Design enduro_video, start of the top module:
module enduro_video(iRST_n,
                    iVGA_CLK,
                    show_cars,
                    car_user_x,
                    car2_x,
                    car2_y,
                    car3_x,
                    car3_y,
                    oBLANK_n,
                    oHS,
                    oVS,
                    b_data,
                    g_data,
                    r_data);
Size: roughly 53 flip-flops, ~80 I/O pins, roughly 24000 µm² of cells after synthesis.
clock: 15.0 ns
lec_check: 0
abc_area: 1
cap_margin: 0
cell_pad_in_sites_global_placement: 2
core_aspect_ratio: 1.88
core_margin: 2
core_utilization: 40
cts_cluster_diameter: 156
cts_cluster_size: 99
gpl_routability_driven: 1
gpl_timing_driven: 0
hold_slack_margin: 0.23
min_routing_layer: met2
setup_slack_margin: -0.97
slew_margin: 20
run.sh (not shown) runs the stock make flow with config.mk's settings and CLKGATE_MAP_FILE=.
The first run ran to the end with no violations.
Change:
- ABC_AREA: 1 -> not set
- CAP_MARGIN: 0 -> 20
- CELL_PAD_IN_SITES_GLOBAL_PLACEMENT: 2 -> not set
- CORE_ASPECT_RATIO: 1.88 -> not set
- CTS_CLUSTER_DIAMETER: 156 -> not set
- CTS_CLUSTER_SIZE: 99 -> not set
- GPL_ROUTABILITY_DRIVEN: 1 -> not set
- GPL_TIMING_DRIVEN: 0 -> not set
- HOLD_SLACK_MARGIN: 0.23 -> not set
- MIN_ROUTING_LAYER: met2 -> not set
- SETUP_SLACK_MARGIN: -0.97 -> not set
What happened:
- first-iteration DRC count goes down by 80%
- power decreases by 4.2%
- hold slack degrades by 0.031 ns
- fmax went up by 31%
- via count shrinks by 31%
- sequential power hardly moves
- critical path depth is lower by 37
- die area goes up by 6.1%
- routed wire length goes down by 18%
- register-to-register slack improves by 2.7 ns
Change:
- CORE_UTILIZATION: 40 -> 38
- CTS_CLUSTER_DIAMETER: not set -> 380
- CTS_CLUSTER_SIZE: not set -> 100
- HOLD_SLACK_MARGIN: not set -> 0.23
What happened: Setup slack gets worse by 0.071 ns; die area goes up by a few percent; clock-buffer cell count increases by 1; sequential power is about the same; power grows by a few percent.

enduro_video again, from the RTL that the note above started with.
Settings: LEC_CHECK=0, ABC_AREA=1, CAP_MARGIN=20, CORE_MARGIN=2, CORE_UTILIZATION=71, CTS_CLUSTER_DIAMETER=334, CTS_CLUSTER_SIZE=72, HOLD_SLACK_MARGIN=0.3, PLACE_DENSITY_LB_ADDON=0.06, SETUP_SLACK_MARGIN=-0.68, SLEW_MARGIN=20; clock period 9.22 ns.
Change:
- ABC_AREA: 1 -> unset
- CTS_CLUSTER_DIAMETER: 334 -> unset
- CTS_CLUSTER_SIZE: 72 -> 40
- HOLD_SLACK_MARGIN: 0.3 -> unset
- PLACE_DENSITY_LB_ADDON: 0.06 -> unset
- SETUP_SLACK_MARGIN: -0.68 -> unset
- clock period: 9.22 -> 11.7 ns (I/O delays scaled with it)
=>
- The changed run ran to the end with no violations
- worst hold slack stays flat
- cell count drops by about 7.5%
- setup slack gains 2.5 ns
- sequential cell count stays the same
- cell area climbs by about 5.5%
- fmax climbs by about 0.5%
- via count climbs by 0.30%
- area after synthesis climbs by about 6%
- first-iteration DRC count drops by 6.9%
- clock power drops by 21%
Change:
- CORE_UTILIZATION: 71 -> 40
- CTS_CLUSTER_SIZE: 40 -> unset
- clock period: 11.7 -> 8.67 ns (I/O delays scaled with it)
What happened:
- The changed run completed with no timing, DRC or antenna violations
- worst setup slack degrades by 2.4 ns
- wire length decreases by 1.1%
- global-route usage decreases by 20 points
- combinational power increases by 32%
- count of clock-buffer cells in the layout does not change
- die area increases by 76%
- total power increases by 34%
- cell count increases by 10%
- synthesized cell count stays the same
- register-to-register slack degrades by 2.4 ns
- cell area increases by 2.5%
Change:
- CORE_UTILIZATION: 40 -> 72
- CTS_CLUSTER_DIAMETER: unset -> 273
- CTS_CLUSTER_SIZE: unset -> 98
- clock period: 8.67 -> 15.0 ns (I/O delays scaled with it)
First-iteration DRC count goes up by 33%.
Core utilization goes up by 32 points.
Clock power goes down by about 43%.
Worst setup slack gains 5.4 ns.
Area after synthesis does not change.
Flip-flop count is unchanged.
Cell count goes down by 9.5%.

Starting RTL as in the previous note.
## enduro_video
module enduro_video(iRST_n,
                    iVGA_CLK,
                    show_cars,
                    car_user_x,
                    car2_x,
                    car2_y,
                    car3_x,
                    car3_y,
                    oBLANK_n,
                    oHS,
                    oVS,
                    b_data,
                    g_data,
                    r_data);
input iRST_n;
input iVGA_CLK;
input show_cars;
input [9:0] car_user_x;
input [9:0] car2_x;
input [9:0] car2_y;
input [9:0] car3_x;
input [9:0] car3_y;
output reg oBLANK_n;
output reg oHS;
output reg oVS;
output [7:0] b_data;
output [7:0] g_data;
output [7:0] r_data;
wire rst;
reg [18:0] ADDR;
wire [9:0] SCREEN_HEIGHT;
wire [10:0] SCREEN_WIDTH;
wire [5:0] CAR_WIDTH, CAR_HEIGHT;
wire [8:0] CAR_USER_Y;
wire [23:0] BGR_data_out;
assign SCREEN_HEIGHT = 10'd480;
assign SCREEN_WIDTH = 11'd640;
assign CAR_WIDTH = 6'd23;
assign CAR_HEIGHT = 6'd36;
assign CAR_USER_Y = SCREEN_HEIGHT - CAR_HEIGHT;
wire [23:0] bgr_data_raw;
wire cBLANK_n,cHS,cVS;
assign rst = ~iRST_n;
video_sync_generator LTM_ins (.vga_clk(iVGA_CLK),
                              .reset(rst),
                              .blank_n(cBLANK_n),
                              .HS(cHS),
                              .VS(cVS));
always@(posedge iVGA_CLK, negedge iRST_n)
begin
  if (!iRST_n)
     ADDR<=19'd0;
  else if (cHS==1'b0 && cVS==1'b0)
     ADDR<=19'd0;
  else if (cBLANK_n==1'b1)
     ADDR<=ADDR+1;
end
    draw_dynamic_cars draw_cars(
			.clk(iVGA_CLK),
        .addr(ADDR),
        .bgr_data_in(bgr_data_raw),
        .bgr_data_out(BGR_data_out),
			.SHOW_CARS(show_cars),
        .CAR_WIDTH(CAR_WIDTH),
        .CAR_HEIGHT(CAR_HEIGHT),
        .SCREEN_WIDTH(SCREEN_WIDTH),
        .SCREEN_HEIGHT(SCREEN_HEIGHT),
			.CAR_USER_Y(CAR_USER_Y),
        .car_user_x(car_user_x),
        .car2_x(car2_x),
        .car2_y(car2_y),
        .car3_x(car3_x),
        .car3_y(car3_y)
    );
mem_saida_seq memu0 (
    .endereco(ADDR),
	.data_out(bgr_data_raw)
);
assign b_data = BGR_data_out[7:0];
assign g_data = BGR_data_out[15:8];
  ...
clock: 7.62 ns
lec_check: 0
abc_area: 1
cap_margin: 20
core_margin: 2
core_utilization: 72
cts_cluster_diameter: 103
cts_cluster_size: 37
place_density_lb_addon: 0.26
slew_margin: 20
The baseline ran to the end with no violations.
Next try:
Settings changed: ABC_AREA 1 to not set, CAP_MARGIN 20 to 15, CTS_CLUSTER_DIAMETER 103 to not set, CTS_CLUSTER_SIZE 37 to not set, PLACE_DENSITY set to 0.66, PLACE_DENSITY_LB_ADDON 0.26 to not set, SETUP_SLACK_MARGIN set to 0.77.
Clock period 7.62 ns to 6.15 ns, I/O delays scaled along.
Effect: This time the run ran to the end with violations: negative setup slack; non-clock buffer count goes up by 333; via count increases by 8.6%; clock-buffer cell count stays the same; cell area increases by 18%; total power climbs by 33%; fmax climbs by 6.7%; hold slack loses 0.0047 ns; setup slack is worse by 1.0 ns; sequential share of layout area falls by 0.72 points; flip-flop count is unchanged.

Starting RTL as in the previous note.
Settings: LEC_CHECK=0, CAP_MARGIN=15, CORE_MARGIN=2, CORE_UTILIZATION=72, CTS_CLUSTER_DIAMETER=30, HOLD_SLACK_MARGIN=-0.1, PLACE_DENSITY=0.66, SETUP_SLACK_MARGIN=1.79, SLEW_MARGIN=20; clock period 6.15 ns.
The first run finished with setup timing left.
Rerun with:
==> flow/config.mk (replaced) <==
export PLATFORM = sky130hd
export DESIGN_NAME = enduro_video
export DESIGN_NICKNAME = enduro_video
export VERILOG_FILES = /design/flow/design.v
export SDC_FILE = /design/flow/constraint.sdc
export NUM_CORES = 4
export LEC_CHECK = 0
export CAP_MARGIN = 20
export CORE_MARGIN = 2
export CORE_UTILIZATION = 72
export CTS_CLUSTER_SIZE = 23
export HOLD_SLACK_MARGIN = -0.08
export PLACE_DENSITY_LB_ADDON = 0.24
export SLEW_MARGIN = 20
==> flow/constraint.sdc (replaced) <==
create_clock -name core_clock -period 5.9 [get_ports {iVGA_CLK}]
set_input_delay 1.1800 -clock core_clock [delete_from_list [all_inputs] [get_ports {iVGA_CLK}]]
set_output_delay 1.1800 -clock core_clock [all_outputs]
set_load 0.01 [all_outputs]
Result: The changed run finished with setup timing left; total power climbs by a little under a tenth; clock-buffer cell count stays the same; worst hold slack is about the same; combinational power rose by a few percent; non-clock buffer count rises by 66; flip-flop count is unchanged; die size does not change; first-iteration DRC count fell by roughly a tenth; synthesized area is unchanged; via count rises slightly.
Rerun with:
--- a/flow/config.mk
+++ b/flow/config.mk
@@ -9,6 +9,4 @@
 export CORE_MARGIN = 2
-export CORE_UTILIZATION = 72
-export CTS_CLUSTER_SIZE = 23
-export HOLD_SLACK_MARGIN = -0.08
-export PLACE_DENSITY_LB_ADDON = 0.24
+export CORE_UTILIZATION = 69
+export CTS_CLUSTER_SIZE = 99
 export SLEW_MARGIN = 20
==> flow/constraint.sdc (replaced) <==
create_clock -name core_clock -period 13.3 [get_ports {iVGA_CLK}]
set_input_delay 2.6600 -clock core_clock [delete_from_list [all_inputs] [get_ports {iVGA_CLK}]]
set_output_delay 2.6600 -clock core_clock [all_outputs]
set_load 0.01 [all_outputs]
With this change the flow ran to the end with no violations.
Core utilization fell by 14 points.
Via count fell by roughly a tenth.
First-iteration DRC count fell by a quarter to a third.
Total power fell by well over a third.
Synthesized cell count stays the same.
Global-route usage fell by 7.4 points.
Sequential power fell by well over a third.

run A:
Starting RTL as in the previous note.
Settings: LEC_CHECK=0, ABC_AREA=1, CAP_MARGIN=15, CELL_PAD_IN_SITES_DETAIL_PLACEMENT=1, CORE_MARGIN=2, CORE_UTILIZATION=16, SLEW_MARGIN=20; clock period 10.6 ns.
## Diff of input files: run B against run A
# run A
export LEC_CHECK = 0
export ABC_AREA = 1
export CAP_MARGIN = 15
export CELL_PAD_IN_SITES_DETAIL_PLACEMENT = 1
export CORE_MARGIN = 2
export CORE_UTILIZATION = 16
export SLEW_MARGIN = 20
create_clock -name core_clock -period 10.6 [get_ports {iVGA_CLK}]
# run B
export LEC_CHECK = 0
export CAP_MARGIN = 15
export CORE_MARGIN = 2
export CORE_UTILIZATION = 72
export CTS_CLUSTER_SIZE = 18
export HOLD_SLACK_MARGIN = -0.05
export PLACE_DENSITY = 0.66
export SETUP_SLACK_MARGIN = 0.77
export SLEW_MARGIN = 20
create_clock -name core_clock -period 6.15 [get_ports {iVGA_CLK}]
Notes after the runs:
- Run B: power higher than run A
- In the flow results for run B and run A, the met1 wire length is larger on run A.
- Compared to run A, the router laid down less metal wire for run B.
- Re via density per instance: run A was lower than run B.
- Run B vs run A — number of unique standard cell types used by synthesis rose about 70%.
- Compared to run A, run B has combinational cell fraction of total power 3.6 points higher.
- Slack of the critical path, run B and run A: larger value in run A
- Comparing average wire per standard cell for run B and run A, the bigger number came from run B.
- Between run A and run B, the flow reports synthesized cell count decreasing by a little under 10%.
- What the final checks of run B revealed, after a flow that finished every stage, was a layout that fails on setup timing.
- Changes observed in run B relative to run A: required time at the worst-slack endpoint has decreased; power share of the clock group now smaller.
Changes in run C relative to run B:
# run B
export LEC_CHECK = 0
export CAP_MARGIN = 15
export CORE_MARGIN = 2
export CORE_UTILIZATION = 72
export CTS_CLUSTER_SIZE = 18
export HOLD_SLACK_MARGIN = -0.05
export PLACE_DENSITY = 0.66
export SETUP_SLACK_MARGIN = 0.77
export SLEW_MARGIN = 20
create_clock -name core_clock -period 6.15 [get_ports {iVGA_CLK}]
# run C
export LEC_CHECK = 0
export CAP_MARGIN = 0
export CORE_MARGIN = 2
export CORE_UTILIZATION = 40
export HOLD_SLACK_MARGIN = 0.23
export SLEW_MARGIN = 20
create_clock -name core_clock -period 15.0 [get_ports {iVGA_CLK}]
Results
Looking at die size, run C sits 78% higher than run B does. Diff run B -> run C | first-pass GRT wire length | down by a few percent. Per the comparison of run C with run B, total routed wirelength has decreased; largest net degree at the start of global routing has increased. For via count of the routed design, dividing the value from run C by the value from run B gives 0.852. On total power, run B loses to run C. Lower final design area excluding fillers among run B and run C: run C. Slew at the pin closest to its max-slew limit delta for run C relative to run B: 78 ps lower. Delta (run C minus run B): clock latency on the worst-skew pair held, final cell count picked up an extra about 1.1%, critical path depth now smaller. No stage failed in run C, and the final checks on the layout all came back clean.
Input-level comparison between run D and run C:
# run C
export LEC_CHECK = 0
export CAP_MARGIN = 0
export CORE_MARGIN = 2
export CORE_UTILIZATION = 40
export HOLD_SLACK_MARGIN = 0.23
export SLEW_MARGIN = 20
create_clock -name core_clock -period 15.0 [get_ports {iVGA_CLK}]
# run D
export LEC_CHECK = 0
export ABC_AREA = 0
export CAP_MARGIN = 20
export CORE_MARGIN = 2
export CORE_UTILIZATION = 26
export CTS_CLUSTER_DIAMETER = 296
export CTS_CLUSTER_SIZE = 100
export HOLD_SLACK_MARGIN = 0.23
export PLACE_DENSITY = 0.83
export SLEW_MARGIN = 20
create_clock -name core_clock -period 15.0 [get_ports {iVGA_CLK}]
[summary]
Re minimum clock period after layout: run D and run C aren't equal, and the lower value belongs to run C. Diff run C -> run D: number of nets in the finished design held; sequential cell area fraction in the yosys report held.
No activity file was given, so power comes from the tool's default toggle rates.
